Design comparator_latch, start of the top module:
module comparator_latch #
(
  parameter n_to_response_time = -1038,
  parameter p_to_response_time = -1020,
  parameter const_response_time = 1285,
  parameter n_to_tau = -1248,
  parameter p_to_tau = 1037,
  parameter const_tau = 1042,
  parameter n_to_response_time_lh = -1752,
  parameter p_to_response_time_lh = -1006,
  parameter const_response_time_lh = 1185,
  parameter n_to_tau_lh = 1131,
  parameter p_to_tau_lh = -1115,
  parameter const_tau_lh = 1529
)
(
  input clk,
  input reset,
  input sys_clk,
  input [15-1:0] n,
  input [15-1:0] p,
  output [35-1:0] out
);
  reg [17-1:0] state_cycle_counter;
  reg [1-1:0] prev_sys_clk;
  reg [35-1:0] o;
  wire [32-1:0] wait_time;
  wire [51-1:0] tau;
  wire [36-1:0] dvdt;
  wire [32-1:0] wait_time_lh;
  wire [59-1:0] tau_lh;
  wire [37-1:0] dodt;
  reg [32-1:0] fsm;
  localparam fsm_init = 0;
  wire [35-1:0] padr_0;
  wire [23-1:0] padr_bits_1;
  assign padr_bits_1 = 0;
  wire [29-1:0] truncR_2;
  wire [29-1:0] padl_3;
  wire [28-1:0] padl_bits_4;
  wire [1-1:0] toSInt_5;
  ...
For scale: about 5700 cells after synthesis, about 25 flip-flops, about 54000 um^2 of cells after synthesis.
Settings: LEC_CHECK=0, CAP_MARGIN=0, CORE_MARGIN=2, CORE_UTILIZATION=70, CTS_CLUSTER_DIAMETER=370, CTS_CLUSTER_SIZE=64, SETUP_SLACK_MARGIN=3.72, SLEW_MARGIN=20; clock period 13.9 ns.
run.sh (not shown) runs the stock make flow with config.mk's settings and CLKGATE_MAP_FILE=.
The first run ran to the end with violations: negative setup slack.
Rerun with:
- CAP_MARGIN: 0 -> 20
- CORE_UTILIZATION: 70 -> 17
- CTS_CLUSTER_DIAMETER: 370 -> unset
- CTS_CLUSTER_SIZE: 64 -> unset
- SETUP_SLACK_MARGIN: 3.72 -> unset
- clock period: 13.9 -> 24.8 ns (I/O delays scaled with it)
The changed run passed the timing, DRC and antenna checks.
Core utilization is lower by 69 points.
Register-to-register slack is better by 11 ns.
Synthesized cell count does not change.
Rerun with:
- CORE_UTILIZATION: 17 -> 66
- CTS_CLUSTER_SIZE: unset -> 64
- SETUP_SLACK_MARGIN: unset -> 3.72
- clock period: 24.8 -> 13.9 ns (I/O delays scaled with it)
The new run reached the layout checks and failed them: negative setup slack.
Die size drops by 74%.
Non-clock buffer count climbs by 1078.
Sequential cell count does not change.
Rerun with:
- CORE_UTILIZATION: 66 -> 40
- CTS_CLUSTER_SIZE: 64 -> unset
- SETUP_SLACK_MARGIN: 3.72 -> unset
- clock period: 13.9 -> 24.8 ns (I/O delays scaled with it)
=> The changed run produced a clean layout; first-iteration DRC count is lower by 29%; cell area is lower by 14%; critical path depth is higher by 2; wire length is lower by 17%; worst setup slack gets better by 6.9 ns; via count is lower by 13%; flip-flop count is unchanged.

* * *

comparator_latch again, from the RTL that the note above started with.
Settings: LEC_CHECK=0, ABC_AREA=0, CAP_MARGIN=20, CELL_PAD_IN_SITES_DETAIL_PLACEMENT=0, CORE_ASPECT_RATIO=1.31, CORE_MARGIN=2, CORE_UTILIZATION=66, CTS_CLUSTER_SIZE=51, GPL_TIMING_DRIVEN=1, MIN_ROUTING_LAYER=met1, SETUP_SLACK_MARGIN=0.74, SLEW_MARGIN=20; clock period 13.8 ns.
The starting point finished but failed the layout checks on negative setup slack.
Edit:
Settings changed: CORE_ASPECT_RATIO 1.31 to 0.61, CORE_MARGIN 2 to 10, CORE_UTILIZATION 66 to 58, CTS_CLUSTER_SIZE 51 to 66, SETUP_SLACK_MARGIN 0.74 to 1.73.
What happened: The new run finished with negative setup slack left; cell count rose by 2.5%; core utilization fell by 8.2 points; worst setup slack improved by 0.25 ns; fmax rose by 1.3%; non-clock buffer count rose by 50; routed wire length rose by 3.4%; first-iteration DRC count rose by 81%.
Edit:
Settings changed: CORE_ASPECT_RATIO 0.61 to 0.54, CORE_UTILIZATION 58 to 55, CTS_CLUSTER_DIAMETER from default to 80, GPL_TIMING_DRIVEN 1 to 0, PLACE_DENSITY_LB_ADDON from default to 0.07, SETUP_SLACK_MARGIN 1.73 to 2.96.
Clock period 13.8 ns to 20.1 ns, I/O delays scaled along.
Effect: The new run ran to the end with violations: negative setup slack; routed wire length went down by 2.0%; register-to-register slack improved by 6.2 ns; synthesized cell count stays the same; first-iteration DRC count went down by 1.1%.
Edit:
Settings changed: ABC_AREA 0 to 1, CAP_MARGIN 20 to 10, CELL_PAD_IN_SITES_GLOBAL_PLACEMENT from default to 1, CORE_ASPECT_RATIO 0.54 to 1.55, CORE_MARGIN 10 to 2, CORE_UTILIZATION 55 to 52, CTS_CLUSTER_DIAMETER 80 to 343, GPL_ROUTABILITY_DRIVEN from default to 1, MAX_ROUTING_LAYER from default to met5, MIN_ROUTING_LAYER met1 to met2, PLACE_DENSITY_LB_ADDON 0.07 to 0.28, SETUP_SLACK_MARGIN 2.96 to 5.0, TNS_END_PERCENT from default to 55.
With this change the flow passed the timing, DRC and antenna checks; cell area is higher by roughly a tenth; worst setup slack improves by 2.4 ns; wire length is higher by about a fifth; non-clock buffer count is higher by 100; die area is higher slightly; core utilization is lower by 0.17 points; register-to-register slack improves by 0.28 ns; count of clock-buffer cells in the layout does not change; sequential share of layout area is about the same.
Edit:
Settings changed: ABC_AREA 1 to 0, CAP_MARGIN 10 to 20, CELL_PAD_IN_SITES_GLOBAL_PLACEMENT 1 to default, CORE_ASPECT_RATIO 1.55 to 0.61, CORE_UTILIZATION 52 to 58, CTS_CLUSTER_DIAMETER 343 to default, GPL_ROUTABILITY_DRIVEN 1 to default, GPL_TIMING_DRIVEN 0 to 1, MAX_ROUTING_LAYER met5 to default, MIN_ROUTING_LAYER met2 to met1, PLACE_DENSITY_LB_ADDON 0.28 to 0.07, SETUP_SLACK_MARGIN 5.0 to 1.73, TNS_END_PERCENT 55 to default.
- The new run reached the layout checks and failed them: negative setup slack
- via count drops by about 36%
- design area drops by 3.2%
- routed wire length drops by about 18%
- cell count drops by 7.5%
- maximum frequency drops by about 9%
- core utilization climbs by 8.8 points
- global-route usage drops by 14 points
- critical path depth climbs by 4
- hold slack gets better by 0.047 ns
Edit:
Settings changed: CORE_UTILIZATION 58 to 72, MAX_ROUTING_LAYER from default to met4.
Clock period 20.1 ns to 20.9 ns, I/O delays scaled along.
The new run finished with negative setup slack left.
Synthesized cell count is unchanged.
Wire length went up by 5.4%.
Sequential share of layout area stays flat.
Critical path depth went down by 1.
